[config.mk]
export PLATFORM = sky130hd
export DESIGN_NAME = simon2share
export DESIGN_NICKNAME = simon2share
export VERILOG_FILES = /design/flow/design.v
export SDC_FILE = /design/flow/constraint.sdc
export NUM_CORES = 4
export LEC_CHECK = 0
export ABC_AREA = 1
export CAP_MARGIN = 20
export CORE_MARGIN = 2
export CORE_UTILIZATION = 72
export CTS_CLUSTER_SIZE = 32
export MAX_ROUTING_LAYER = met4
export PLACE_DENSITY_LB_ADDON = 0.08
export SETUP_SLACK_MARGIN = 0.51
export SLEW_MARGIN = 20
[constraint.sdc]
create_clock -name core_clock -period 3.4 [get_ports {clk}]
set_input_delay 0.6800 -clock core_clock [delete_from_list [all_inputs] [get_ports {clk}]]
set_output_delay 0.6800 -clock core_clock [all_outputs]
set_load 0.01 [all_outputs]
[design.v]
module p_datapath
	(clk, counter, data_ina, data_inb, data_rdy,key_ina, key_inb, cipher_out);
input clk, data_ina, data_inb;
input [1:0] data_rdy;
input [7:0] counter;
input [63:0] key_ina, key_inb;	
output [127:0] cipher_out;
wire [63:0] Xout_a, Xout_b, Yout_a, Yout_b;
data_share2 share_a(.clk(clk), .data_rdy(data_rdy), .counter(counter[0]), .data_in(data_ina), 
						 .key_in(key_ina), .X_out(Xout_a), .Y_out(Yout_a), .Y_in(Yout_b));				 
data_share2 share_b(.clk(clk), .data_rdy(data_rdy), .counter(counter[0]), .data_in(data_inb), 
						 .key_in(key_inb), .X_out(Xout_b), .Y_out(Yout_b), .Y_in(Yout_a));
wire [127:0] res1, res2;
reg sel1, sel2;
always @(*) begin
	if (134 <= counter) begin
		sel1 <= 1;
		sel2 <= 1;
	end
	else begin		
		sel1 <= 0;
		sel2 <= 0;
	end
end
quick_mux_128 SHARE_A_OUT_MUX_128( .in1({Xout_a, Yout_a}), .in2(128'd0), .out(res1), .sel(sel1) );
quick_mux_128 SHARE_B_OUT_MUX_128( .in1({Xout_b, Yout_b}), .in2(128'd0), .out(res2), .sel(sel2) );
assign cipher_out = res1 ^ res2;
endmodule  
module data_share2(clk, data_rdy, counter, data_in,key_in, X_out, Y_out, Y_in);
input clk, counter, data_in;
input [63:0] key_in;
input [1:0] data_rdy;	
input [63:0] Y_in;
output [63:0] X_out, Y_out;
reg [63:0] X, Y;
wire [63:0] XL1_1, XL2_1, XL8_1;
assign XL1_1 = {X[62:0], X[63]}; 
assign XL2_1 = {X[61:0], X[63:62]}; 
assign XL8_1 = {X[55:0], X[63:56]}; 
wire [63:0] YL1_1, YL8_2;
assign YL1_1 = {Y[62:0], Y[63]}; 
assign YL8_2 = {Y_in[55:0], Y_in[63:56]}; 
wire [63:0] sout1, sout2;
sub1 s1(Y, XL2_1, XL8_1, XL1_1, sout1);
sub1 s2(X, key_in, YL1_1, YL8_2, sout2);
always@(posedge clk)
begin
   if(data_rdy ==1) begin
		{X, Y} <= {data_in, X, Y[63:1]};
	end
	else if(data_rdy ==3) begin			
		if (counter == 1'b0) begin							
			X <= sout1 ;
			Y <= X;
		end
		else begin
			X <= sout2;
		end
	end
end
assign X_out = X;
assign Y_out = Y;
endmodule
module sub1(i1, i2, i3, i4, o1);
input [63:0] i1, i2, i3, i4;
output [63:0] o1;
wire [63:0] andout;
and4 a1(i3[3:0], i4[3:0], andout[3:0]);
and4 a2(i3[7:4], i4[7:4], andout[7:4]);
and4 a3(i3[11:8], i4[11:8], andout[11:8]);
and4 a4(i3[15:12], i4[15:12], andout[15:12]);
and4 a5(i3[19:16], i4[19:16], andout[19:16]);
and4 a6(i3[23:20], i4[23:20], andout[23:20]);
and4 a7(i3[27:24], i4[27:24], andout[27:24]);
and4 a8(i3[31:28], i4[31:28], andout[31:28]);
and4 a9(i3[35:32], i4[35:32], andout[35:32]);
and4 a10(i3[39:36], i4[39:36], andout[39:36]);
and4 a11(i3[43:40], i4[43:40], andout[43:40]);
and4 a12(i3[47:44], i4[47:44], andout[47:44]);
and4 a13(i3[51:48], i4[51:48], andout[51:48]);
and4 a14(i3[55:52], i4[55:52], andout[55:52]);
and4 a15(i3[59:56], i4[59:56], andout[59:56]);
and4 a16(i3[63:60], i4[63:60], andout[63:60]);
assign o1 = i1 ^ i2 ^ andout;
endmodule
module and4(a1, a2, andout);
input [3:0] a1,a2;
output [3:0] andout;
assign andout = a1 & a2;
endmodule
module quick_mux_128(in1, in2, out, sel);
input [127:0] in1,in2;
input sel;
output [127:0] out;
assign out = sel?(in1):in2;
endmodule	
`timescale 1ns / 1ps
module p_keysch10(clk, counter, data_in, data_rdy, key_out);
input clk, data_in;
input [1:0] data_rdy;
input [7:0] counter;
output [63:0] key_out;
reg [63:0] KX, KY;
localparam [0:67] Z = 68'b10101111011100000011010010011000101000010001111110010110110011101011;
localparam [63:0] c = 64'hfffffffffffffffc;
always@(posedge clk)
begin
	if(data_rdy == 2) begin
		{KX, KY} <= {data_in, KX, KY[63:1]};
	end
	else if(data_rdy == 3) begin
		if(counter[0] == 1'b1) begin
			KX <= c ^ Z[counter[7:1]] ^ KY ^ {KX[2:0],KX[63:3]} ^ {KX[3:0],KX[63:4]};
			KY <= KX;
		end
	end
end
assign key_out = KY ;
endmodule
`timescale 1ns / 1ps
module p_keysch11(clk, counter, data_in, data_rdy, key_out);
input clk, data_in;
input [1:0] data_rdy;
input [7:0] counter;
output [63:0] key_out;
reg [63:0] KX, KY;
always@(posedge clk)
begin
	if(data_rdy ==2) begin
		{KX, KY} <= {data_in, KX, KY[63:1]};
	end
	else if(data_rdy ==3) begin
		if(counter[0] == 1'b1) begin
			KX <= KY ^ {KX[2:0],KX[63:3]} ^ {KX[3:0],KX[63:4]};
			KY <= KX;
		end
	end
end
assign key_out = KY ;
endmodule
`timescale 1ns / 1ps
module simon2share(clk, data_ina, data_inb, data_rdy, cipher_out, Done);
input clk;
input data_ina, data_inb;
input [1:0] data_rdy;
output [127:0] cipher_out;
output reg Done;
reg [7:0] counter;
wire [63:0] keya, keyb;
always@(posedge clk)
begin
	if(data_rdy==0) begin
		counter <= 0;
	end
	else if(data_rdy ==3) begin			
		counter <= counter + 1;
	end
end
always @(posedge clk) begin
	if(data_rdy == 3 && (counter == 135))
		Done <= 1;			
	else
		Done <= 0;
end
p_datapath mydatapath(.clk(clk), .counter(counter), 
							 .data_ina(data_ina), .data_inb(data_inb),
							 .data_rdy(data_rdy), 
							 .key_ina(keya), .key_inb(keyb), 
							 .cipher_out(cipher_out));
p_keysch10 mykeysch_a(.clk(clk), .counter(counter), 
							 .data_in(data_ina), .data_rdy(data_rdy), .key_out(keya));
p_keysch11 mykeysch_b(.clk(clk), .counter(counter), 
							 .data_in(data_inb), .data_rdy(data_rdy), .key_out(keyb));						 
endmodule
[run.sh]
#!/bin/bash
# the make line also repeats each setting of config.mk as NAME=value (left out here)
make -C /OpenROAD-flow-scripts/flow DESIGN_CONFIG=/design/flow/config.mk WORK_HOME=/design/flow/orfs CLKGATE_MAP_FILE= finish
==> notes.md, run 1 <==
Results of the flow run.

The number of slew-limit violations in the final report stands at 0. For reference, the mux area share after synthesis is 0. The total clock network power stands at between 6 and 7 mW. The global-route total usage across every layer stands at 0.4315.

After synthesis the netlist holds a flip-flop and latch count of about 520. From bottom edge to top edge, the die measures around 220 µm. The design internal power stands at around 16 mW. Setup repair after global routing could not meet its margin everywhere. In this run the static leakage power is approximately 16 nW. The number of cell instances on the worst register-to-register path stands at 4. The maximum number of pins on one net before global-route repair stands at roughly 140. The clock period could shrink to 3.056 ns. The relative area change from synthesis to final layout stands at 10.73%. The total nets after synthesis stands at around 4000. The launch point of the worst register-to-register path is recorded as counter[0]$_SDFFE_PN0P_.

Per STA, the worst path accumulates the most delay in the family buffers and inverters. The launch point of the critical path was reported as counter[5]$_SDFFE_PN0P_. The violation tally recorded at the end of detailed-routing iteration 0 is about 5700. The number of cells produced by synthesis stands at 3986. The initial antenna violation count came to 0. The layout has ~2800 filler cells.

The largest individual stage delay along the critical path comes from the cell dfxtp_4. Counting along the longest clock path gives a buffer depth of 3. On the worst path, the slowest cell contributes a delay of ~0.35 ns. Looking at the hold checks, the worst path lands on mydatapath.share_a.X[2]$_DFFE_PP_. The standard-cell row count stands at between 70 and 80.

The arrival time at the worst endpoint stands at between 2 and 2.5 ns. The type recorded for the worst min-delay path is in -> reg. For met2 alone, demand over resource in global routing was 0.6537. The remaining antenna violation count stands at 0. The first detailed-routing pass ran for 6 iterations.

Along the worst hold path, the cell count comes to 1. STA lists the startpoint of the worst hold path as data_rdy[0]. The max-cap check violation count stands at 0. The worst-case reg-to-reg setup slack stands at approximately 1.1 ns. On met3, the global router reports a usage of 0.09455. In this run the power spent charging and discharging nets is roughly 11 mW. Sorting the synthesized cells by how often they occur yields 1111 x nand2_1, 512 x edfxtp_1, 381 x xor2_1. The worst slew margin relative to its limit stands at 0.3146. STA classifies the critical path startpoint as a flop. Of the total synthesized cell area, the portion taken by XOR and XNOR cells is 0.1353.

The fmax stands at ~330 MHz. For this design, the sink count on the clock tree is approximately 520. The hold buffer count at cts stands at 0. The post-synthesis simple-gate area fraction stands at 0.1892. Across all layers, the routed design uses ~30000 vias. Global routing finished with a remaining overflow of 0. Of the available clock period, the critical path in the final layout requires 0.8988. Looking at area per cell type in the netlist, the leader is edfxtp_1. After clock tree synthesis, the clock-pin slew on the worst setup and hold paths is roughly 0.060 ns.

The final layout net count stands at roughly 4000. The final-layout worst hold slack stands at ~0.36 ns. The deepest level of the CTS H-tree stands at 2.

The count of final hold-check violations stands at 0. The most critical setup path has its endpoint at cipher_out[115]. Walking the worst path, the cells encountered are nor2_4 -> nand3_4 -> nand2_4 -> o31ai_4 -> a21oi_4 -> buf_12 -> buf_12 -> buf_16 -> a21oi_1 -> buf_2. Among the non-sequential cells, simple AND/OR/NAND/NOR gates take the most area. After its last routability iteration, the placer logged a weighted congestion of between 0.9 and 1. The detailed-route DRC error count stands at 0.

The overall power after layout stands at 26.49 mW. By instance count, the leading cell after synthesis is nand2_1. Per the detail_route report, vias per standard cell equal 6.494. The portion of the post-synthesis area used by sequential elements stands at 0.4649. Global routing put the most usage on met2. TritonRoute output was used to compute an average wire per cell of 22.29 µm. The number of global-route vias before repair stands at roughly 29000.

Clock tree synthesis selected as its root buffer the cell clkbuf_16. The endpoint identified for the worst register-to-register timing path is mydatapath.share_a.X[14]$_DFFE_PP_. The wire length of the first global-routing pass stands at ~160000 µm. The clock arrives with 0.02147 ns of skew. The script computed a power per unit cell area of between 700 and 800 mW/mm². The reported sequential group power stands at 12.3 mW. The power dissipated in combinational cells stands at 8.11 mW. The area of the core stands at 0.04558 mm². The initial utilization of the core area, before any placement, comes to 0.7341. The pre-CTS setup check shows a worst slack of approximately 0.5 ns. After floorplanning, the die was sized to cover between 0.04 and 0.05 mm². The finished layout reports a core utilization of 0.8128. The die is around 220 µm wide. Of the total power, registers draw 0.464. In this run the count of I/O pins placed on the die edge is roughly 130. Per STA, the library cell used most along the worst path is buf_12. STA classifies the critical path endpoint as a primary output. The cell count listed in synth_stat.txt stands at ~4000. The group that draws the most power in this run is sequential cells. The met1 track demand over resource stands at 0.5413. TritonCTS built the clock tree. Wires add up to between 100000 and 150000 µm. The maximum fanout count along the critical path stands at 8. Of the post-synthesis cell area, the dominant cell type holds 0.4596.

Once routing completed, OpenROAD measured the worst setup slack at 0.3440 ns. The aoi/oai-family share of the synthesized area stands at 0.1367. For reference, the most critical setup path is categorized as reg -> out. The worst supply voltage drop on vdd stands at approximately 0.00060 V. The async set-or-reset flop fraction in the synthesized netlist stands at 0.

The skew report gives the latency at the later pin of the worst-skew pair as approximately 0.62 ns. The share of total power dissipated in combinational logic is 0.306. The clock buffer count from CTS stands at between 50 and 60.

The HPWL reported at the end of detailed placement stands at between 60000 and 70000 µm. The number of unique standard cell types used by synthesis stands at 35. The netlist area before placement stands at between 0.03 and 0.04 mm². The share of total power in the clock network stands at 0.230.

The run finished with no timing, DRC or antenna violations. The count of flip-flops with a built-in enable after synthesis stands at about 500. OpenROAD emitted warnings numbering ~40. The transition time at the pin with the least slew margin stands at 1.028 ns. For this run, the leading register cell type out of synthesis is edfxtp_1.

The switching portion of total power stands at 0.3997. Warnings reported by Yosys during synthesis add up to 5. Buffers placed on the I/O ports in this run total approximately 130. For reference, the post-synthesis area per instance comes to approximately 8.4 µm². According to the timing report, the data required time at the worst endpoint equals 2.72 ns. The combined buffer and inverter count along the critical path stands at 4. The setup-violating endpoint count in the final report stands at 0. In this run, the synthesized area fraction spent on adder and majority cells is recorded as 0.001496. The chip area line of the yosys report stands at about 0.033 mm². For the final routed database, the setup TNS stands at 0 ns. The total number of cells along the worst setup path stands at 10.

Ranked by total cell area, the synthesized netlist is headed by edfxtp_1 46%, nand2_1 12%, xor2_1 10%.
-- what timing repair did --
item / CTS / global route
cloned: 8 / 3
setup endpoints to repair: 128 / 128
setup buffers: 13 / 11
pin swaps: 7 / 3
resized: 531 / 29
-- through the flow --
| step | instances | area [µm²] |
|---|---|---|
| finish | 4623 | 37050 |
| global route | 4622 | 37040 |
| CTS | 4608 | 36920 |
| detailed placement | 4487 | 34980 |
| global placement | 4487 | 34980 |
| floorplan | 3986 | 33500 |
-- cell type report --
type                    instances  area (µm²)  share of cell area
multi-input cells            2869       15770              0.4258
flip-flops and latches        521       15570              0.4204
repair buffers                221        1997             0.05390
clock buffers                  64        1453             0.03921
inverters                     311        1180             0.03185
well taps                     600       750.7             0.02026
clock inverters                36       315.3            0.008511
diodes                          1       2.502          0.00006755
-- metal layers --
metal	wire length, µm	vias up	share of wire
met5	0	-	0
met4	6368	0	0.062
met3	14610	508	0.14
met2	46440	2500	0.45
met1	35620	13790	0.35
li1	-	13230	-
==> inputs of run 2 (changes only) <==
Settings changed: ABC_AREA 1 to not set, CELL_PAD_IN_SITES_DETAIL_PLACEMENT set to 0, CORE_MARGIN 2 to 7, CORE_UTILIZATION 72 to 40, CTS_CLUSTER_SIZE 32 to 100, GPL_ROUTABILITY_DRIVEN set to 0, GPL_TIMING_DRIVEN set to 0, HOLD_SLACK_MARGIN set to -0.07, PLACE_DENSITY set to 0.6, PLACE_DENSITY_LB_ADDON 0.08 to not set, SETUP_SLACK_MARGIN 0.51 to not set, SLEW_MARGIN 20 to 25.
Clock period 3.4 ns to 5.0 ns, I/O delays scaled along.
==> run 2 against run 1 <==
Still clean on timing, DRC and antenna. Utilization down 34 points. Global-route usage down 20 points. Area after synthesis down 2.3%. Setup slack worse by 0.033 ns. Critical endpoint is now cipher_out[67].
==> notes.md, run 2 <==
Results of the flow run.

The flow ran to the end and the layout has no timing, DRC or antenna violations. Among the non-sequential cells, XOR/XNOR gates take the most area. The total global routing overflow stands at 0. The script logs the ratio of routed vias to standard cells as roughly 5.3. The width of the die stands at between 200 and 300 µm. Synthesis instantiated roughly 40 different standard cells from the library. Per the synth stats, the proportion of register bits with asynchronous set or reset is 0. The first global-routing pass estimated 156400 µm of wire. After detailed placement, the total cell area comes to ~0.036 mm². The chip area line of the yosys report stands at roughly 0.033 mm². Across the whole layout, storage elements account for 0.01555 mm². Per STA, the startpoint of the critical path is counter[0]$_SDFFE_PN0P_. edfxtp_1 takes more of the synthesized area than any other cell.

The synthesized area per cell stands at roughly 9.5 µm². In this run the remaining antenna-violating nets after routing total 0. The worst slew margin relative to its limit stands at 0.3544.

The iteration count recorded for the first detailed-route pass is 5. In this run, the synthesized area fraction spent on adder and majority cells is recorded as 0.001531. Power spread over the standard cell area amounts to approximately 560 mW/mm². Compared with the post-synthesis result, the final layout area differs by 16.69%.

The final critical path time including I/O delays and setup stands at 4.689 ns. The synthesis report lists the most area-consuming cells as edfxtp_1 47%, xnor2_1 19%, nand2_1 9.7%. The initial antenna violation count is 3.

The worst slack at placement stands at -0.8796 ns. The clock transition at the registers of the reported paths stands at about 0.060 ns. The number of synthesized register bits stands at approximately 520.

The count of final hold-check violations stands at 0. The number of slew-limit violations in the final report stands at 0. The port buffer count stands at roughly 130. The global-route total usage across every layer stands at 0.2293. In the post-route report, total wirelength is listed as between 100000 and 150000 µm. The worst setup path is captured at a primary output.

The critical path is of the reg -> out type. The worst setup path is launched from a flop. The H-tree generated during clock tree synthesis spans 2 levels. The pre-placement core utilization stands at 0.4053.

The leakage component of the power was reported as about 13 nW. In the synthesized netlist, the cells that appear most often are 843 x nand2_1, 708 x xnor2_1, 512 x edfxtp_1. Row generation in the floorplan step produced 104 rows. The worst hold path begins at mykeysch_a.KY[1]$_DFFE_PP_.

The filler cell count in the final layout stands at 7695. The xor/xnor share of the synthesized area stands at 0.2421. In the finished design, the share of the clock period the worst path needs comes to 0.9379.

Once routing completed, OpenROAD measured the worst setup slack at around 0.31 ns. The cell area that synthesis handed to floorplanning was between 0.03 and 0.04 mm². The die is approximately 300 µm tall. The required time at the worst-slack endpoint stands at approximately 4 ns. The portion of the post-synthesis area used by sequential elements stands at 0.4757. In this run, the synthesized area fraction spent on and/or/nand/nor cells is recorded as 0.1385. Counting both buffers and inverters, the worst setup path holds a total of 7.

The OpenROAD report gives the critical path a data arrival time of around 3.7 ns. Max fanout on the critical path was recorded as 15. The pin closest to its max-slew limit shows a slew of approximately 0.97 ns. TritonCTS built the clock tree. On the critical path, the stage with the largest delay is an instance of clkdlybuf4s50_1. The worst hold path belongs to the class reg -> reg. The aoi/oai-family share of the synthesized area stands at 0.06413.

Looking at the hold checks, the worst path lands on mykeysch_a.KY[0]$_DFFE_PP_. Setup repair after global routing left no endpoint under its margin. On the final layout, the worst clock skew is 0.03036 ns. nand2_1 is the most common cell in the netlist.

In this run the critical path is formed by clkbuf_4 -> buf_16 -> inv_1 -> ha_1 -> o21ai_0 -> nand2_1 -> nand2_1 -> clkbuf_2 -> buf_16 -> clkbuf_2 -> nor2_1 -> clkdlybuf4s50_1. The total of warnings raised by yosys stands at 5. The synthesized netlist was found by Yosys to have ~3400 cells.

The script extracted a net switching power of approximately 8 mW. The via count stands at between 20000 and 30000. For this run the detailed placement stage logged an HPWL of 76070 µm. The total clock network power stands at around 4.6 mW. The number of cells produced by synthesis stands at about 3400. Of the total power, the clock network draws 0.213. The number of cells on the worst hold path stands at 2.

The power report lists cell-internal power as 13.43 mW. The maximum number of pins on one net before global-route repair stands at between 40 and 50. The count of flip-flops with a built-in enable after synthesis stands at a little over 500. The routed layout reports a DRC error count of 0. The final layout net count stands at roughly 3700. The total number of cells along the worst setup path stands at 12. The area of all placed cells without fillers stands at about 0.038 mm². The number of warnings the tools reported stands at 29.

For this design the top-level I/O count stands at around 130. The worst supply voltage drop on vdd stands at roughly 0.0003 V. The share of total power dissipated in combinational logic is 0.419. The total nets after synthesis stands at 3448.

The tree is rooted in a clkbuf_16. The maximum buffer depth of the clock tree stands at 3. For this sky-water flow run, the detailed-routed wirelength per cell is reported as approximately 22 µm. Per the TritonCTS log, the buffer count is 58. The switching portion of total power stands at 0.3759. The portion of synthesized area spent on multiplexers is 0.04469. The launch point of the worst register-to-register path is recorded as counter[0]$_SDFFE_PN0P_. For the worst reg-to-reg path, the endpoint reported by OpenROAD is mykeysch_a.KY[29]$_DFFE_PP_. The TritonCTS sink count stands at about 520.

The fmax stands at roughly 210 MHz. The setup-violating endpoint count in the final report stands at 0. Per STA, the endpoint of the critical path is cipher_out[67].

The power dissipated in combinational cells stands at 9.02 mW. Power attributed to sequential cells is just under 8 mW. The initial DRC count stands at between 2000 and 2500.

The source-to-sink clock delay at the later pin of the worst-skew pair stands at around 0.64 ns. In the power breakdown, the biggest contributor is combinational cells. The number of cell instances on the worst register-to-register path stands at 8. The number of global-route vias before repair stands at around 24000. Among all stages on the critical path, the maximum delay recorded is 0.60 ns. The flop-to-flop setup slack stands at roughly 2.3 ns. In this design, the largest share of critical-path delay is due to buffers and inverters. The share of synthesized area in the top cell type comes to 0.4702. The max-cap check violation count stands at 0. The area of the core stands at 0.08068 mm².

In this run, post-CTS hold repair placed 0 buffers. The area occupied by multi-input gates stands at 0.01608 mm². The portion of total power attributed to sequential cells stands at 0.367. For this run, the leading register cell type out of synthesis is edfxtp_1.

The die area stands at approximately 0.090 mm².
run 2: layout make-up:
| class | count | share of cell area |
|---|---|---|
| plain buffers | 277 | 0.02931 |
| well taps | 1060 | 0.03476 |
| flip-flops and latches | 521 | 0.4076 |
| diodes | 1 | 0.00006558 |
| multi-input cells | 2636 | 0.4214 |
| inverters | 3 | 0.0002951 |
| repair buffers | 160 | 0.05417 |
| clock buffers | 76 | 0.04200 |
| clock inverters | 33 | 0.01039 |
run 2: per-stage QoR:
step	std cells	power, mW	utilization	hold slack [ns]	TNS (ns)
after floorplan	3439	14.43	-	0.5533	-265.34
after global placement	4632	16.69	0.4387	0.5863	-2310.51
after detailed placement	4659	16.91	0.4481	0.6034	-71.97
after CTS	4766	21.54	0.4729	0.6168	0
after global routing	4766	22.71	0.4729	0.6396	0
final	4767	21.52	0.4730	0.6101	0
run 2: what timing repair did:
action,CTS,global route
setup endpoints to repair,128,0
gates resized,8,0
setup buffers,0,0
run 2: metal layers:
| metal | track usage | up-vias | wire (µm) |
|---|---|---|---|
| met5 | - | - | 0 |
| met4 | 0.08319 | 0 | 4217 |
| met3 | 0.02675 | 201 | 7093 |
| met2 | 0.3669 | 965 | 48350 |
| met1 | 0.3021 | 12220 | 43440 |
| li1 | - | 11690 | - |
==> inputs of run 3 (changes only) <==
Settings changed: CAP_MARGIN 20 to 15, CELL_PAD_IN_SITES_DETAIL_PLACEMENT 0 to not set, CELL_PAD_IN_SITES_GLOBAL_PLACEMENT set to 0, CORE_MARGIN 7 to 2, CORE_UTILIZATION 40 to 72, CTS_CLUSTER_DIAMETER set to 323, CTS_CLUSTER_SIZE 100 to 14, GPL_ROUTABILITY_DRIVEN 0 to not set, GPL_TIMING_DRIVEN 0 to not set, MAX_ROUTING_LAYER met4 to met5, PLACE_DENSITY 0.6 to 0.78, SETUP_SLACK_MARGIN set to -0.15, SLEW_MARGIN 25 to 30.
Clock period 5.0 ns to 2.5 ns, I/O delays scaled along.
==> run 3 against run 2 <==
The layout now fails its checks (negative setup slack). Critical path depth fell by 3. Non-clock buffer count fell by 110. Final area shrank 4.2%. Utilization up 34 points. Area after synthesis unchanged. Largest cell class unchanged. Largest power group unchanged.
==> notes.md, run 3 <==
Results of the flow run.

In this run the worst setup path begins at counter[5]$_SDFFE_PN0P_. Of the total synthesized cell area, the portion taken by AND-OR and OR-AND cells is 0.06413. The H-tree was split into 2 levels. Looking at the hold checks, the worst path lands on counter[0]$_SDFFE_PN0P_. Total power normalized to cell area comes to around 1100 mW/mm².

The clock transition at the registers of the reported paths stands at approximately 0.070 ns. The async set-or-reset flop fraction in the synthesized netlist stands at 0. Per the hold report, the tightest min-delay path originates at data_rdy[0]. In this run the tools logged warnings totalling 34. Per the timing report, the most critical flop-to-flop path finishes at mykeysch_a.KX[0]$_DFFE_PP_. The overall power after layout stands at 40.81 mW.

The reported sequential group power stands at between 15 and 20 mW. Per the synthesis report, the adder-cell share of the synthesized area is 0.001531. Per the final report, max-transition violations number 0. The count of nets left with antenna violations once routing finished came out at 0. The first-pass iteration count of the detailed router stands at 6. The source-to-sink clock delay at the later pin of the worst-skew pair stands at between 0.5 and 0.6 ns. The TritonCTS sink count stands at 521. The number of global-route vias before repair stands at approximately 25000. The final report lists a non-filler cell total of 4141.

The count of final hold-check violations stands at 0. Sorting the Yosys area breakdown by cell type puts at the top edfxtp_1. Per the placement report, the placed cell count is a little over 4000. The final layout net count stands at between 3000 and 4000.

The delay of the slowest cell on the worst path stands at ~0.35 ns. The post-route utilization of the core is recorded as 0.8110. Yosys mapped the design onto ~40 distinct sky130hd cell types. The count of flip-flops with a built-in enable after synthesis stands at between 500 and 600. Setup repair after global routing could not meet its margin everywhere. The total I/O pin count stands at approximately 130.

The number of cell instances on the worst register-to-register path stands at 8. The cell count listed in synth_stat.txt stands at about 3400. According to the dpl log, the detail-placed design has an HPWL of 63120 µm.

The flow ran to the end, but the layout failed its checks. The power report attributes to the combinational group a share of 0.426. The startpoint identified for the worst register-to-register timing path is counter[3]$_SDFFE_PN0P_.

The clock buffer count from CTS stands at approximately 43. The data required time reported for the critical path is 2.00 ns. Along the worst path, the maximum fanout reaches 6. The width of the die stands at about 220 µm. Dividing the detail-routed wire length by the instance count gives 22.59 µm. The antenna diode count stands at 0.

For this configuration, the core starts out at a cell density of 0.7252. The first global-routing pass estimated roughly 140000 µm of wire. Per Yosys stat, the portion of area used by sequential elements is 0.4757. The worst supply voltage drop on vdd stands at between 0.0008 and 0.0009 V.

Per the synthesis report, the XOR/XNOR share of the synthesized area is 0.2421. In this run the worst setup path terminates at cipher_out[22]. Of the total power, the clock network draws 0.156. The script computed the net switching share of total power as 0.3881. Checking hold timing, the worst path is listed with class in -> reg. The max-cap check violation count stands at 0. The placement summary gives the final routability congestion estimate as approximately 0.9. The initial DRC count stands at between 3000 and 4000. The total clock network power stands at 6.36 mW.

In this run the layout overhead on the synthesized area is reported as 11.82%. In this run, post-CTS hold repair placed 0 buffers. All stages included, the depth of the critical timing path comes to 9. The total global routing overflow stands at 0. The area of all placed cells without fillers stands at between 0.03 and 0.04 mm².

Dividing the final minimum period by the clock period gives 1.076. The net switching power of the design stands at ~16 mW. After layout, the setup clock skew is reported as approximately 0.015 ns. The portion of total power attributed to sequential cells stands at 0.418. The flop-to-flop setup slack stands at about 0.040 ns. For this block, the routed nets add up to around 94000 µm of wire. The cell that appears most often on the critical path is buf_6. The critical path contains buffers and inverters numbering 5 combined. The total of warnings raised by yosys stands at 5. The cell sitting at the root of the clock tree is a clkbuf_16. Yosys shows that the main logic family after synthesis is XOR/XNOR gates. The region available for standard cell placement spans around 0.045 mm². The die height stands at ~220 µm.

TritonCTS built the clock tree. STA classifies the critical path startpoint as a flop. The report gives the cell count of the worst hold path as 3. The global-route total usage across every layer stands at 0.3921. The number of cells produced by synthesis stands at ~3400. The multiplexer area fraction after synthesis stands at 0.04469. The worst-case setup margin in the final layout stands at -0.1912 ns. The initial antenna violation count is 1.

The transition time at the pin with the least slew margin stands at approximately 0.77 ns. The floorplan has between 70 and 80 rows. The placement stage leaves a total instance area of 0.03540 mm². The synthesized area per cell stands at 9.509 µm².

Per the synthesis report, the simple-gate share of the synthesized area is 0.1385. Entering global routing, the biggest net connects around 130 pins. The final report lists the setup-violating endpoint count as about 130.

The run did not pass the layout checks because of negative setup slack. Yosys reports a chip area of ~0.033 mm². The netlist area before placement stands at ~0.033 mm². Across all hold checks on the routed design, the worst slack comes to between 0.2 and 0.3 ns. The worst slew margin relative to its limit stands at 0.4899.

The share of Yosys cell area claimed by the top area cell type stands at 0.4702. The main area contributors are edfxtp_1 47%, xnor2_1 19%, nand2_1 9.7%. The synthesis report names the predominant flop master as edfxtp_1.

At the worst endpoint, the arrival time is roughly 2.2 ns. The largest share of the power goes to combinational cells. The largest individual stage delay along the critical path comes from the cell nor4_4. The final critical path time including I/O delays and setup stands at between 2 and 3 ns. The commonest cells after synthesis are 843 x nand2_1, 708 x xnor2_1, 512 x edfxtp_1. After detailed routing, the number of vias per cell comes to roughly 6.1. In this run the critical path is formed by nor4_4 -> nand2_2 -> nand2_4 -> buf_12 -> buf_16 -> buf_6 -> buf_6 -> nor2_1 -> buf_2. For the combinational group, total power comes out at 17.4 mW. For this run, the top clock speed supported by timing is around 370 MHz.

The most frequently used library cell after synthesis is nand2_1. The total nets after synthesis stands at around 3400. The chip occupies 0.04714 mm². The static power due to leakage stands at between 10 and 15 nW.

The setup path with the least slack is of type reg -> out. The maximum buffer depth of the clock tree stands at 3. The via count stands at between 20000 and 30000.

The detailed-route DRC error count stands at 0. As logged by OpenROAD, the buffers inserted on ports number ~130. The number of synthesized register bits stands at approximately 520. The design internal power stands at about 25 mW. Grouping stages by cell kind, the critical path spends the most delay in buffers and inverters. The worst setup path is captured at a primary output.
-- run 3: cell type report --
type,count,area [µm²]
well taps,600,750.7
flip-flops and latches,521,15560
repair buffers,327,2897
inverters,3,13.76
fillers,2804,8523
clock inverters,1,16.27
multi-input cells,2636,16170
clock buffers,53,1156
-- run 3: per-stage QoR --
step                 TNS, ns  setup WS (ns)
global route          -17.64        -0.2436
floorplan           -1079.37         -2.995
detailed placement         0        0.02542
CTS                   -18.00        -0.2310
global placement           0         0.1119
finish                -11.06        -0.1912
-- run 3: per-layer routing --
layer,up-vias,global-route usage,wire length (µm)
li1,11400,-,-
met1,12200,0.5211,35030
met2,1568,0.6293,43780
met3,281,0.07939,10450
met4,2,0.1694,4273
met5,-,0,8
-- run 3: timing repair --
item,in CTS,in global routing
hold endpoints to repair,0,0
setup endpoints to repair,128,126
pin swaps,4,4
gates cloned,8,5
buffers inserted,17,6
resized,422,87
==> inputs of run 4 (changes only) <==
Settings changed: CAP_MARGIN 15 to 20, CELL_PAD_IN_SITES_GLOBAL_PLACEMENT 0 to not set, CORE_UTILIZATION 72 to 39, CTS_CLUSTER_DIAMETER 323 to not set, CTS_CLUSTER_SIZE 14 to not set, HOLD_SLACK_MARGIN -0.07 to not set, MAX_ROUTING_LAYER met5 to not set, PLACE_DENSITY 0.78 to 0.6, SETUP_SLACK_MARGIN -0.15 to not set, SLEW_MARGIN 30 to 20.
Clock period 2.5 ns to 5.67 ns, I/O delays scaled along.
==> run 4 against run 3 <==
Clock skew up 0.00095 ns. Count of clock-buffer cells in the layout up 21. Synthesized cell count unchanged. Die area up 83%. Register-to-register slack better by 3.0 ns. Highest routed layer is now met4. Final cell count up 9.0%. Utilization down 37 points. Total power down 56%. Now clean on timing, DRC and antenna. Sequential power down 52%.
==> notes.md, run 4 <==
Results of the flow run.

The share of total power in the clock network stands at 0.202. The total global routing overflow stands at 0. The portion of the post-synthesis area used by sequential elements stands at 0.4757. met2 track demand over resource after global routing is 0.3403.

The weighted congestion at the end of routability-driven global placement stands at ~0.83. The iteration count recorded for the first detailed-route pass is 6. Setup repair after global routing left no endpoint under its margin. The largest individual stage delay along the critical path comes from the cell nand2_4.

For this run the top cell type by instance count after synthesis was nand2_1. The clock tree skew after final layout stands at between 0.015 and 0.02 ns. Looking at the hold checks, the worst path lands on counter[6]$_SDFFE_PN0P_. The final layout net count stands at 3398.

The power per standard cell area stands at just under 500 mW/mm². The number of cell instances on the worst register-to-register path stands at 7. The cell count listed in synth_stat.txt stands at between 3000 and 4000.

The worst-case setup margin in the final layout stands at about 1.0 ns. The violation tally recorded at the end of detailed-routing iteration 0 is 2206. The antenna diode count stands at 0.

For the worst reg-to-reg path, the startpoint reported by OpenROAD is counter[3]$_SDFFE_PN0P_. The initial antenna violation count stands at 0. The max-cap check violation count stands at 0. The final-layout worst hold slack stands at slightly above 0.6 ns.

After layout, the minimum clock period comes to around 4.6 ns. The dominant power group in this design is sequential cells. Relative to the synthesized area, the layout overhead comes to 11.98%. Clock network power for this build is ~3.7 mW.

STA lists the maximum fanout along the critical path as a little under 80. After floorplanning, the core was divided into 106 placement rows. For met3 alone, demand over resource in global routing was 0.02209. The maximum number of pins on one net before global-route repair stands at between 200 and 300.

The clock transition at the registers of the reported paths stands at approximately 0.060 ns. The number of slew-limit violations in the final report stands at 0. The xor/xnor share of the synthesized area stands at 0.2421. The transition time at the pin with the least slew margin stands at between 1 and 1.5 ns. The count of buffers added by post-CTS timing repair for setup stands at 0.

The capture point of the worst register-to-register path is recorded as mykeysch_a.KX[0]$_DFFE_PP_. The run finished with no timing, DRC or antenna violations. The critical path is of the reg -> out type. The worst slack at placement stands at ~1.6 ns. In this run the worst hold path is classified as reg -> reg. The analysis reports a worst IR drop on VDD of between 0.0002 and 0.0003 V. The switching portion of total power stands at 0.3759. The pre-placement core utilization stands at 0.3926. TritonCTS built the clock tree. The cell-mix breakdown from Yosys lists the compound-gate area share as 0.06413. In this run the cell area of the synthesized design comes to 0.03270 mm². Per the CTS log, the root buffer master is clkbuf_16. Looking at the cell usage after synthesis, the top flip-flop cell is edfxtp_1.

The floorplan step set the die width to a little under 300 µm. The global routing report lists met1 layer usage as 0.2869. The number of cells in the design after placement stands at around 4400. The synthesized design contains between 500 and 600 enable-type register cells. The chip area line in the Yosys stat output reads between 0.03 and 0.04 mm². CTS saw 521 sinks. The total of warnings raised by yosys stands at 5.

In this run, the synthesized area fraction spent on and/or/nand/nor cells is recorded as 0.1385. The later pin in the worst-skew pair is clocked with a latency of just over 0.6 ns. Summing all multiplexer cells gives an area fraction of 0.04469. The required time at the worst-slack endpoint stands at 4.54 ns. The clock buffer count from CTS stands at ~57.

The analysis attributes to net switching a power of 6.822 mW. The final report gives the core utilization as 0.4396. Of the total synthesized cell area, the portion taken by full adders, half adders and majority gates is 0.001531. In this run, power in flip-flops and latches comes to just over 8 mW.

Walking the worst path, the cells encountered are nor4_1 -> nand2_1 -> nand2_4 -> buf_4 -> nor2_1 -> clkdlybuf4s50_1. The HPWL reported at the end of detailed placement stands at between 60000 and 70000 µm. The combinational power reported by the tool is roughly 6.3 mW. The number of unique standard cell types used by synthesis stands at around 40.

The die height stands at between 200 and 300 µm. Per the CTS log, the maximum H-tree level is 2. In the finished design, the share of the clock period the worst path needs comes to 0.8173. According to the timing report, the arrival time at the worst endpoint equals 3.50 ns. Yosys shows that the main logic family after synthesis is XOR/XNOR gates. The die area stands at around 0.086 mm².

Per the detail_route report, routed wire per instance is about 20 µm. Summed over all instances, the cell type with the most area after synthesis is edfxtp_1. STA classifies the critical path endpoint as a primary output.

The worst hold path passes through 2 cells. After synthesis, the share of flip-flops with an asynchronous set or reset is 0. The capture point of the critical path was reported as cipher_out[98].

The power report attributes to the sequential group a share of 0.450. The setup-violating endpoint count in the final report stands at 0. The detailed-route DRC error count stands at 0. The fmax stands at roughly 220 MHz. In the synthesized netlist, the number of instances is roughly 3400. Summed over all routing layers, the global router reports a total usage of 0.2076.

Sorting the synthesized cells by how often they occur yields 843 x nand2_1, 708 x xnor2_1, 512 x edfxtp_1. The detailed router reported a total wirelength of between 90000 and 100000 µm. Of the post-synthesis cell area, the dominant cell type holds 0.4702. After synthesis, the mean cell area works out to between 9 and 10 µm². Internal power comes to ~11 mW. The maximum buffer depth of the clock tree stands at 3.

The delay of the slowest cell on the worst path stands at approximately 0.62 ns. The worst setup path is launched from a flop. The hold buffer count at cts stands at 0. The area of all placed cells without fillers stands at ~0.037 mm². The static power due to leakage stands at 12.79 nW. The startpoint identified for the worst hold timing path is counter[6]$_SDFFE_PN0P_. The number of nets in the synthesized netlist is around 3400.

Sorting the synthesized cells by area gives the leading types as edfxtp_1 47%, xnor2_1 19%, nand2_1 9.7%. The timing report lists the critical path depth as 6 cells. For this block, the via count after detailed routing is 23170. Tracing the worst setup path back leads to its startpoint at counter[3]$_SDFFE_PN0P_. The placed instances occupy a cell area of about 0.035 mm². The worst slew margin relative to its limit stands at 0.1972.

For reference, the final report shows the hold violation count at 0. The total I/O pin count stands at between 100 and 150. Grouping stages by cell kind, the critical path spends the most delay in simple AND/OR/NAND/NOR gates. The number of global-route vias before repair is between 20000 and 25000. The count of instances resized after the clock tree is built stands at 0. The final standard cell count with taps included and fillers excluded stands at 4512. Per the GRT log, the top usage layer is met2. After synthesis the netlist holds a flip-flop and latch count of 521.

The vias per cell stands at between 5 and 6. The worst-case reg-to-reg setup slack stands at about 3 ns. The combined buffer and inverter count along the critical path stands at 2.

The number of warnings reported in the stage logs is 33. The power report attributes to the combinational group a share of 0.349. The wire length of the first global-routing pass stands at 138400 µm.

During placement, the flow inserted port buffers numbering about 130. The remaining antenna violation count stands at 0. The area of the core stands at approximately 0.083 mm².
run 4: per-layer routing:
| layer | vias to the layer above | routed length [µm] |
|---|---|---|
| li1 | 11130 | - |
| met1 | 11190 | 39640 |
| met2 | 688 | 42890 |
| met3 | 158 | 4809 |
| met4 | 0 | 2792 |
| met5 | - | 0 |
run 4: final cells by class:
cell class,instances,area [µm²]
Multi-Input combinational cell,2636,16110
Clock inverter,28,231.5
Timing Repair Buffer,170,1823
Tap cell,1080,1351
Clock buffer,74,1533
Inverter,3,11.26
Fill cell,8093,46670
Sequential cell,521,15560
run 4: per-stage QoR:
step	power, mW	setup TNS, ns
5_1_grt	19.27	0
3_3_place_gp	14.44	0
4_1_cts	18.26	0
6_report	18.15	0
2_1_floorplan	12.73	-71.80
3_5_place_dp	14.54	0
==> inputs of run 5 (changes only) <==
Settings changed: CORE_UTILIZATION 39 to 40, SETUP_SLACK_MARGIN set to 0.75.
Clock period 5.67 ns to 4.5 ns, I/O delays scaled along.
==> run 5 against run 4 <==
Still clean. Total power rose by 27%. Count of clock-buffer cells in the layout is 3 lower. Final area rose by 0.91%. Non-clock buffer count rose by 17. Via count up 0.35%. Area after synthesis stayed put. Clock skew decreased by 0.0023 ns. Largest power group unchanged.
==> notes.md, run 5 <==
Results of the flow run.

The flow ran to the end and the layout has no timing, DRC or antenna violations. Clock latency on the worst-skew pair, taken at its later pin, is between 0.6 and 0.7 ns. After the first detailed-routing iteration, the DRC count stood at around 2000. The floorplan step defined a die boundary enclosing between 0.08 and 0.09 mm².

The chip area line of the yosys report stands at between 0.03 and 0.04 mm². On the critical path the largest part of the delay comes from buffers and inverters. The maximum fanout count along the critical path stands at 11. The tightest hold path in the finished design has a slack of 0.5726 ns. The final routed wire length divided by cell count stands at 20.21 µm. The net switching power of the design stands at about 8.6 mW. The clock buffer count from CTS stands at around 60.

CTS placed an instance of clkbuf_16 at the clock tree root. In the detailed route, the total length drawn on met3 is ~5000 µm. In this run the vertical extent of the chip is 289.9 µm. The cell type that accounts for the most area after synthesis is edfxtp_1.

The final critical path time including I/O delays and setup stands at between 3 and 4 ns. The met1 layer wirelength in the final routing stands at slightly above 40000 µm. Of the total power, the share spent switching nets is 0.3750. The worst setup path is of the reg -> out kind.

The number of unique standard cell types used by synthesis stands at 40. The hold buffer count at cts stands at 0. The number of slew-limit violations in the final report stands at 0. Of the post-synthesis cell area, the part taken by muxes is 0.04469. The placement summary gives the final routability congestion estimate as just over 0.8.

STA lists the startpoint of the worst hold path as counter[2]$_SDFFE_PN0P_. The area of placed instances stands at roughly 0.035 mm². Power attributed to the clock group is 4.71 mW. The netlist area before placement stands at 0.03270 mm². The cell count listed in synth_stat.txt stands at approximately 3400.

In this run the critical register-to-register path is launched from counter[3]$_SDFFE_PN0P_. The report lists the power per cell area as between 600 and 700 mW/mm². The static power due to leakage stands at about 13 nW. The share of Yosys cell area claimed by the top area cell type stands at 0.4702. The floorplan step records an initial core utilization of 0.4053. The detailed-route DRC error count stands at 0. STA reports the tightest min-delay check as being of type reg -> reg. The xor/xnor share of the synthesized area stands at 0.2421.

Of the total synthesized cell area, the portion taken by AND-OR and OR-AND cells is 0.06413. The analysis reports a worst IR drop on VDD of about 0.00035 V. The core region is about 0.081 mm². The max-cap check violation count stands at 0. In this run, placement finished with an instance count of approximately 4400. The TritonCTS sink count stands at roughly 520.

Signal routing reaches up to met4. During synthesis, Yosys emitted a total of 5 warnings. Counting cells, the worst reg-to-reg path comes to 7.

The maximum buffer depth of the clock tree stands at 3. For the worst reg-to-reg path, the endpoint reported by OpenROAD is mykeysch_a.KX[0]$_DFFE_PP_. After synthesis, the largest family of logic cells by area is XOR/XNOR gates.

The deepest level of the CTS H-tree stands at 2. For reference, the top cells by area after synthesis are edfxtp_1 47%, xnor2_1 19%, nand2_1 9.7%. In the final report, the number of hold violations comes to 0. In the global route stage, overall resource usage came out at 0.2134.

In this build the clock could be raised as far as roughly 270 MHz. The synthesis run shows the most used standard cells to be 843 x nand2_1, 708 x xnor2_1, 512 x edfxtp_1. The arrival time at the worst endpoint stands at about 2.7 ns. The area occupied by multi-input gates stands at roughly 0.016 mm². Of the total power, combinational logic draws 0.349. Summed over all layers, the routed wires come to 91350 µm. The port buffer count stands at around 130. Between the synthesized netlist and the finished layout, the area growth was recorded as 12.99%.

The register cell area after layout stands at around 0.016 mm². nand2_1 is the most common cell in the netlist. In the finished design, the share of the clock period the worst path needs comes to 0.8083. The power report attributes to the clock group a share of 0.205.

For reference, the clock transition at the flip-flops on the worst setup and hold paths is 0.06 ns. In this run the register-to-register setup slack is 2.13 ns. The number of cells on the worst hold path stands at 2. The critical path crosses 8 cells after its start point. The number of synthesized register bits stands at approximately 520. In this run the tightest slew margin relative to its limit is 0.3175.

The HPWL reported at the end of detailed placement stands at about 63000 µm. The async set-or-reset flop fraction in the synthesized netlist stands at 0. The antenna diode count stands at 0. Across the routed clock network, the largest skew measured is 0.01338 ns. The count of flip-flops with a built-in enable after synthesis stands at a little over 500.

The initial antenna violation count stands at 0. Looking at the hold checks, the worst path lands on Done$_DFF_P_. The design internal power stands at 14.38 mW. TritonCTS built the clock tree. The wire length of the first global-routing pass stands at between 100000 and 150000 µm. The number of cells produced by synthesis stands at approximately 3400. The most critical setup path has its endpoint at cipher_out[13].

The filler cell count in the final layout stands at ~7700. The number of global-route vias before repair stands at between 20000 and 25000. The transition time at the pin with the least slew margin stands at a little over 1 ns. The number of warnings the tools reported stands at 36.

The remaining antenna violation count stands at 0. Data on the critical path is required at its endpoint by between 3 and 4 ns. The portion of the post-synthesis area used by sequential elements stands at 0.4757. The vias per cell stands at 5.146.

The setup-violating endpoint count in the final report stands at 0. The first-pass iteration count of the detailed router stands at 5. For reference, the critical path is launched at counter[1]$_SDFFE_PN0P_. For this run, the leading register cell type out of synthesis is edfxtp_1. The synthesized area per cell stands at around 9.5 µm². For this run, the share of the core covered by cells in the final layout is 0.4580.

The total nets after synthesis stands at 3448. According to the floorplan log, the row count is between 100 and 150. The combined buffer and inverter count along the critical path stands at 3.

Setup repair after global routing could not meet its margin everywhere. After routing the design area is approximately 0.037 mm². For the combinational group, total power comes out at around 8.0 mW. The dominant power group in this design is sequential cells.

For reference, the critical path cell chain is ha_1 -> o21ai_0 -> nand2_2 -> buf_12 -> buf_4 -> nand2_4 -> nor2_1 -> clkdlybuf4s50_1. For this design the top-level I/O count stands at approximately 130. The power report attributes to the sequential group a share of 0.446. The maximum number of pins on one net before global-route repair stands at roughly 230. The final standard cell count with taps included and fillers excluded stands at roughly 4500. The cell-mix breakdown from Yosys lists the simple-gate area share as 0.1385. Global routing finished with a remaining overflow of 0.

The worst setup path is captured at a primary output. The finished design was reported to have a net count of 3420. The detailed-routed wire length on met2 stands at between 40000 and 50000 µm.

The timing report shows that the slowest cell on the worst path is clkdlybuf4s50_1. The die is 289.9 µm wide. STA classifies the critical path startpoint as a flop. The synthesized-area fraction occupied by adder cells stands at 0.001531. The via count stands at between 20000 and 25000. The reported sequential group power stands at approximately 10 mW. In this design, the stage delay of the slowest critical-path cell is roughly 0.58 ns.
## run 5: cell type report
cell class                 instances  area share
multi-input combinational       2638      0.4374
sequential                       521      0.4213
timing repair buffer             187     0.05500
clock buffer                      71     0.04233
tap                             1060     0.03590
clock inverter                    39    0.007755
inverter                           3   0.0003048
## run 5: metrics by stage
| stage | TNS [ns] | worst slack, ns | total power [mW] |
|---|---|---|---|
| after CTS | 0 | 0.7599 | 23.16 |
| after detailed placement | 0 | 1.027 | 18.34 |
| final | 0 | 0.8625 | 23.01 |
| after global routing | 0 | 0.7305 | 24.45 |
| after global placement | 0 | 1.063 | 18.23 |
| after floorplan | -429.29 | -1.395 | 16.03 |
## run 5: timing repair
action,4_1_cts,5_1_grt
pin swaps,1,0
gates cloned,3,0
buffers inserted,5,0
hold endpoints to repair,0,0
setup endpoints to repair,128,60
resized,9,4
## run 5: layer usage
| metal | global-route usage | vias to the layer above |
|---|---|---|
| met3 | 0.02688 | 106 |
| met2 | 0.3504 | 673 |
| met5 | 0 | - |
| met4 | 0.05132 | 0 |
| li1 | - | 11210 |
| met1 | 0.2999 | 11270 |
==> inputs of run 6 (changes only) <==
Settings changed: CORE_UTILIZATION 40 to 72, SETUP_SLACK_MARGIN 0.75 to 0.53.
Clock period 4.5 ns to 3.57 ns, I/O delays scaled along.
==> run 6 against run 5 <==
Clock power grew about 20%. Setup slack worse by 0.39 ns. Register-to-register slack worse by 1.5 ns. Synthesized cell count is the same. Global-route usage is 16 points higher. Area after synthesis is the same. Sequential power is 25% higher. Total power increased by 26%. Routed wire length fell by 3.4%. Combinational power up about 30%. Utilization increased by 36 points.
==> notes.md, run 6 <==
Results of the flow run.

The share of Yosys cell area claimed by the top area cell type stands at 0.4702. The tree is rooted in a clkbuf_16. Per STA, the library cell used most along the worst path is buf_6.

The first global-routing pass estimated about 140000 µm of wire. The number of unique standard cell types used by synthesis stands at about 40. The floorplan step records an initial core utilization of 0.7252. The number of cell instances on the worst register-to-register path stands at 16. The reported sequential group power stands at 12.9 mW. The multiplexer area fraction after synthesis stands at 0.04469. TritonCTS built the clock tree. Switching power as a fraction of the total was reported as 0.3770. The detailed-route DRC error count stands at 0. Per STA, the worst path accumulates the most delay in the family buffers and inverters. The maximum fanout count along the critical path stands at 8. The flow reports power dissipated in the clock network as ~5.7 mW. The static power due to leakage stands at between 10 and 15 nW. Per the OpenROAD timing report, the critical path contains 10 cells. The total nets after synthesis stands at roughly 3400. During placement, the flow inserted port buffers numbering ~130. The post-synthesis simple-gate area fraction stands at 0.1385. The worst supply voltage drop on vdd stands at 0.0006071 V. The synth_stat.txt file lists the number of cells as about 3400. Yosys printed 5 warnings. The most critical setup path has its startpoint at counter[4]$_SDFFE_PN0P_. The number of cells in the design after placement stands at between 3000 and 4000. The synthesis report gives the async set-or-reset register share as 0. STA lists the startpoint of the worst register-to-register path as counter[0]$_SDFFE_PN0P_.

Per the STA report, the cell with the highest stage delay on the worst path is dfxtp_4. The HPWL reported at the end of detailed placement stands at 58320 µm. The routed design has 88290 µm of wire. The launch point of the worst min-delay path is recorded as data_rdy[0].

The arrival time at the worst endpoint stands at 2.39 ns. Of the total synthesized cell area, the portion taken by AND-OR and OR-AND cells is 0.06413. The net switching power of the design stands at approximately 11 mW. The maximum buffer depth of the clock tree stands at 3. The script computed a power per unit cell area of just under 800 mW/mm². The source-to-sink clock delay at the later pin of the worst-skew pair stands at 0.61 ns. Looking at area per cell type in the netlist, the leader is edfxtp_1. At the worst endpoint, the required time is 2.86 ns. Before CTS, the worst setup slack after placement is between 0.5 and 0.6 ns. Note that the worst hold path type here is in -> reg. The final hold violation count recorded for this run is 0. The die area stands at around 0.047 mm². The fmax stands at between 300 and 400 MHz.

In the global route stage, overall resource usage came out at 0.3691. Nets still carrying antenna violations after routing amount to 0. The final timing report gives a worst setup slack of 0.4691 ns. The number of cells produced by synthesis stands at 3439. The vias per cell stands at 6.077. In this run the vertical extent of the chip is 217.1 µm. The weighted congestion at the end of routability-driven global placement stands at roughly 0.94.

The relative area change from synthesis to final layout stands at 12.19%. Counting both buffers and inverters, the worst setup path holds a total of 6. The CTS log lists the clock sinks for this run as approximately 520. The cell sequence reported for the critical path is nor4_4 -> nand2_2 -> nand2_4 -> buf_12 -> buf_12 -> buf_6 -> buf_16 -> buf_6 -> nor2_4 -> buf_6. Cell internal power was estimated by the tool at 18.05 mW. The post-route fraction of the period consumed by the critical path stands at 0.8686. The most critical setup path has its endpoint at cipher_out[20].

The run finished with no timing, DRC or antenna violations. The setup-violating endpoint count in the final report stands at 0. The worst slew margin relative to its limit stands at 0.2690. The endpoint of the worst hold path is reported as counter[3]$_SDFFE_PN0P_. For this run, the register share of the synthesized area comes to 0.4757. Entering global routing, the biggest net connects 260 pins. Pins over their slew limit in the final report were tallied at 0. For flop-to-flop paths, the worst setup slack is between 0.5 and 0.6 ns.

The area of all placed cells without fillers stands at 0.03669 mm². The final layout net count stands at 3448. By count the netlist is led by 843 x nand2_1, 708 x xnor2_1, 512 x edfxtp_1. Per the TritonCTS log, the buffer count is ~54. In the synthesized netlist the dominant register cell turns out to be edfxtp_1. The count of flip-flops with a built-in enable after synthesis stands at slightly above 500. STA classifies the critical path endpoint as a primary output.

For this run, the detailed router's first-pass iteration total came to 6. The final standard cell utilization of the core stands at 0.8137. Clock skew on the completed layout was measured at between 0.01 and 0.015 ns. The critical path is of the reg -> out type.

In this run, power in combinational logic comes to 10.4 mW. The deepest level of the CTS H-tree stands at 2. The number of cells on the worst hold path stands at 2. The final report lists a non-filler cell total of around 4000.

The delay of the slowest cell on the worst path stands at roughly 0.35 ns. The number of global-route vias before repair stands at ~24000. In this run the tools logged warnings totalling 35. The power report attributes to the sequential group a share of 0.445. The run reported a max-capacitance violation count of 0.

For reference, the clock transition at the flip-flops on the worst setup and hold paths is approximately 0.060 ns. The pin closest to its max-slew limit shows a slew of between 1 and 1.5 ns. The width of the die stands at 217.1 µm.

The synthesized area per cell stands at between 9 and 10 µm². The area of the core stands at ~0.045 mm². The cell-mix breakdown from Yosys lists the XOR/XNOR area share as 0.2421.

In the synthesized netlist, the dominant kind of combinational cell is XOR/XNOR gates. According to the I/O placement log, the pin count is 134. In the synthesis report, Yosys lists the chip area as 0.03270 mm². The post-synth register bit count is 521. Sorting the synthesis cell report by count puts at the top nand2_1. The final critical path time including I/O delays and setup stands at roughly 3.1 ns.

The synthesis report lists the most area-consuming cells as edfxtp_1 47%, xnor2_1 19%, nand2_1 9.7%. 0 antenna diodes ended up in the layout. The biggest slice of the total power is consumed by sequential cells. Setup repair after global routing could not meet its margin everywhere. In the final timing run, aggregate negative setup slack is 0 ns. The script logs the mean routed wire length per placed instance as between 20 and 25 µm. The synthesized netlist occupies a cell area of approximately 0.033 mm². The placement stage leaves a total instance area of between 0.03 and 0.04 mm². The synthesized-area fraction occupied by adder cells stands at 0.001531. The power report attributes to the clock group a share of 0.195. The initial antenna violation count came to 0. Per the timing report, the most critical flop-to-flop path finishes at mykeysch_b.KX[23]$_DFFE_PP_.

The initial DRC count stands at roughly 3500. The standard-cell row count stands at between 70 and 80. The total global routing overflow stands at 0. Detailed routing inserted a total of 24830 vias. The worst setup path is launched from a flop. The combinational cell fraction of total power stands at 0.360.
==> run 6: per-layer routing <==
layer | wire [µm] | GRT usage | up-vias | share of wire
met2 | 41540 | 0.5891 | 1468 | 0.47
met1 | 34260 | 0.5092 | 11870 | 0.39
met3 | 8984 | 0.06052 | 233 | 0.10
li1 | - | - | 11260 | -
met4 | 3498 | 0.1461 | 0 | 0.040
met5 | 0 | 0 | - | 0
==> run 6: repair_timing <==
action | CTS | global route
hold buffers | 0 | 0
pin swaps | 3 | 5
resized | 188 | 62
hold endpoints to repair | 0 | 0
endpoints found under the setup margin | 128 | 335
setup buffers | 22 | 9
cloned | 6 | 3
==> run 6: stage by stage <==
stage	hold WS (ns)	total power, mW
after CTS	0.4163	28.71
after global routing	0.4675	30.46
final	0.4617	28.97
after detailed placement	0.5928	22.87
after global placement	0.5821	22.41
after floorplan	0.5533	20.21
==> run 6: final cells by class <==
class / instances / area [µm²]
well taps: 600 / 750.7
multi-input cells: 2636 / 16210
clock inverters: 32 / 274.0
fillers: 2853 / 8402
repair buffers: 223 / 2390
clock buffers: 70 / 1475
flip-flops and latches: 521 / 15580
inverters: 3 / 13.76
==> inputs of run 7 (changes only) <==
Settings changed: CTS_CLUSTER_DIAMETER set to 29, CTS_CLUSTER_SIZE set to 50, PLACE_DENSITY 0.6 to 0.38, SETUP_SLACK_MARGIN 0.53 to -0.25.
Clock period 3.57 ns to 2.54 ns, I/O delays scaled along.
==> run 7 against run 6 <==
Now fails the layout checks on negative setup slack. Setup slack worse by 0.85 ns. Combinational power is 71% higher. Synthesized cell count stayed put. Largest cell class unchanged. Die area stayed put. Area after synthesis stayed put. Highest routed layer unchanged. Total power is 76% higher. Count of clock-buffer cells in the layout is 65 higher. Via count is 11% higher. Non-clock buffer count is 87 higher.
==> notes.md, run 7 <==
Results of the flow run.

The remaining antenna violation count stands at 0. The synthesis run shows the most used standard cells to be 843 x nand2_1, 708 x xnor2_1, 512 x edfxtp_1. The synthesized area per cell stands at about 9.5 µm². The synthesis report lists the Yosys warning total as 5. The clock buffer count from CTS stands at between 100 and 150. During placement, the flow inserted port buffers numbering between 100 and 150. The worst hold path terminates at counter[3]$_SDFFE_PN0P_. The internal power of the cells totals around 32 mW. The deepest level of the CTS H-tree stands at 3. The standard-cell row count stands at about 80. The worst slew margin relative to its limit stands at 0.3881. The worst register-to-register path begins at counter[3]$_SDFFE_PN0P_.

Grouping stages by cell kind, the critical path spends the most delay in buffers and inverters. The number of cells produced by synthesis stands at around 3400. The area of the core stands at 0.04509 mm². The maximum number of pins on one net before global-route repair stands at between 100 and 150. The maximum buffer depth of the clock tree stands at 3. The number of cells on the worst hold path stands at 2.

The die height stands at roughly 220 µm. The startpoint identified for the worst hold timing path is data_rdy[0]. The HPWL reported at the end of detailed placement stands at 63110 µm. STA classifies the critical path endpoint as a primary output. Timing would allow up to around 340 MHz. Setup repair after global routing could not meet its margin everywhere. The synthesized design spends more area on one cell type than any other, namely edfxtp_1. The aoi/oai-family share of the synthesized area stands at 0.06413.

Looking at the worst setup and hold paths, the clock pins of their registers show a slew of 0.05 ns. The critical path in this run is classified as reg -> out. Per the OpenROAD power report, leakage power amounts to between 10 and 15 nW. The count of flip-flops with a built-in enable after synthesis stands at around 510. For this run, the chip area from Yosys synthesis comes to roughly 0.033 mm². The layout has between 2000 and 2500 filler cells. The initial antenna violation count stands at 0. The routed design has ~110000 µm of wire. Following the worst setup path forward leads to its endpoint at cipher_out[88]. The cell-mix breakdown from Yosys lists the simple-gate area share as 0.1385.

Among all stages on the critical path, the largest delay is contributed by dfxtp_4. The netlist area before placement stands at approximately 0.033 mm². TritonCTS built the clock tree.

The share of total power dissipated in sequential elements is 0.337. The total global routing overflow stands at 0. The weighted congestion at the end of routability-driven global placement stands at about 0.9. The vias per cell stands at 6.437.

The number of global-route vias before repair stands at between 20000 and 30000. The arrival time at the worst endpoint stands at around 2.4 ns. For the worst reg-to-reg path, the endpoint reported by OpenROAD is mykeysch_a.KX[0]$_DFFE_PP_. In this run, power in flip-flops and latches comes to 17.1 mW. The transition time at the pin with the least slew margin stands at 0.9179 ns.

Of the total synthesized cell area, the portion taken by XOR and XNOR cells is 0.2421. The run finished, with violations left. The violation tally recorded at the end of detailed-routing iteration 0 is about 4300.

STA classifies the critical path startpoint as a flop. For this design the top-level I/O count stands at 134. The width of the die stands at 217.1 µm. The worst-case reg-to-reg setup slack stands at roughly 0.050 ns.

The logs give a warning total of 37. The share of total power dissipated in the clock network is 0.314. After synthesis the netlist holds a flip-flop and latch count of between 500 and 600. The number of slew-limit violations in the final report stands at 0. The cell sitting at the root of the clock tree is a clkbuf_16. The power dissipated in combinational cells stands at around 18 mW. Of the synthesized area, sequential elements account for 0.4757. The critical path goes through inv_4 -> ha_4 -> o21ai_2 -> nand2_2 -> nand2_8 -> buf_4 -> clkbuf_16 -> nor2_1 -> dlygate4sd2_1. The iteration count recorded for the first detailed-route pass is 7. The share of total power dissipated in combinational logic is 0.350. Across all setup checks in the final design, the least slack found is -0.3846 ns. The clock tree skew after final layout stands at approximately 0.022 ns. In this run the power density over the cells is 1285 mW/mm². Of the total synthesized cell area, the portion taken by full adders, half adders and majority gates is 0.001531. For reference, the top cells by area after synthesis are edfxtp_1 47%, xnor2_1 19%, nand2_1 9.7%. The delay of the slowest cell on the worst path stands at ~0.38 ns. The biggest slice of the total power is consumed by combinational cells.

The clock drives about 520 sinks. The required time at the worst-slack endpoint stands at ~2.0 ns. The first global-routing pass estimated 158700 µm of wire. The pre-placement core utilization stands at 0.7252.

Per the detailed placement report, the placed cell area equals about 0.035 mm². In this run the worst setup path begins at counter[0]$_SDFFE_PN0P_. For the finished layout, the period the worst path requires is slightly below 3 ns. Total global-route track usage over all layers is 0.4413. Per the Yosys statistics, synthesis produced around 3400 cells. The critical path crosses 9 cells after its start point. Per the OpenROAD power report, switching power amounts to 18.81 mW. The final-layout worst hold slack stands at roughly 0.19 ns. The relative area change from synthesis to final layout stands at 21.12%.

In this run, power in the clock network comes to 16.0 mW. The finished layout reports a core utilization of 0.8785. The die area stands at ~0.047 mm².

Sorting the synthesis cell report by count puts at the top nand2_1. The final layout reports a setup TNS of -28.52 ns. The report lists the violated layout checks as negative setup slack.

Among the non-sequential cells, XOR/XNOR gates take the most area. The script parses the final routing iteration and logs DRC violations as 0. Counting cells, the worst reg-to-reg path comes to 8. The tightest min-delay check is of the in -> reg type. From the final report, the count of setup violators was given as 128. The share of Yosys cell area claimed by the top area cell type stands at 0.4702. The final routed wire length divided by cell count stands at around 25 µm. The area of all placed cells without fillers stands at 0.03961 mm². In this run the worst path has a maximum fanout of 7. The portion of synthesized area spent on multiplexers is 0.04469.

In this run, distinct cell masters in the synthesized netlist total 40. The max-cap check violation count stands at 0. The total nets after synthesis stands at about 3400. The later pin in the worst-skew pair is clocked with a latency of 0.68 ns. For this design, the CTS-stage hold fixing added 0 buffers. The via count stands at between 20000 and 30000. Among all flip-flop cells after synthesis, the most frequent one is edfxtp_1. The critical path contains buffers and inverters numbering 4 combined. The post-route fraction of the period consumed by the critical path stands at 1.151.

The finished design was reported to have a net count of approximately 3600. The async set-or-reset flop fraction in the synthesized netlist stands at 0. Per the power-grid run, VDD falls by no more than 0.0009165 V.

The antenna diode count stands at 0. The count of final hold-check violations stands at 0. The switching portion of total power stands at 0.3696.
## run 7: repair_timing
item	in CTS	in global routing
setup buffers	13	12
resized	242	102
pin swaps	0	3
setup endpoints to repair	128	126
gates cloned	3	5
## run 7: cell type report
class,instances,area [µm²],area share
inverter,3,13.76,0.0003475
clock inverter,87,1072,0.02707
tap,600,750.7,0.01895
multi-input combinational,2636,16180,0.4086
clock buffer,135,3089,0.07799
timing repair buffer,310,2935,0.07411
sequential,521,15560,0.3929
## run 7: metal layers
| layer | wire (µm) | global-route usage |
|---|---|---|
| met2 | 49020 | 0.7014 |
| met5 | 0 | 0 |
| met3 | 13530 | 0.1044 |
| met1 | 36570 | 0.5501 |
| met4 | 6943 | 0.2689 |
## run 7: per-stage QoR
stage | setup WS (ns) | power (mW) | cells
6_report | -0.3846 | 50.90 | 4292
3_5_place_dp | 0.09010 | 33.28 | 4045
2_1_floorplan | -2.963 | 28.44 | 3439
3_3_place_gp | 0.1475 | 32.65 | 4045
4_1_cts | -0.4927 | 50.04 | 4283
5_1_grt | -0.4084 | 52.64 | 4292
Power figures rest on the tool's default switching activity, not on a simulated workload.
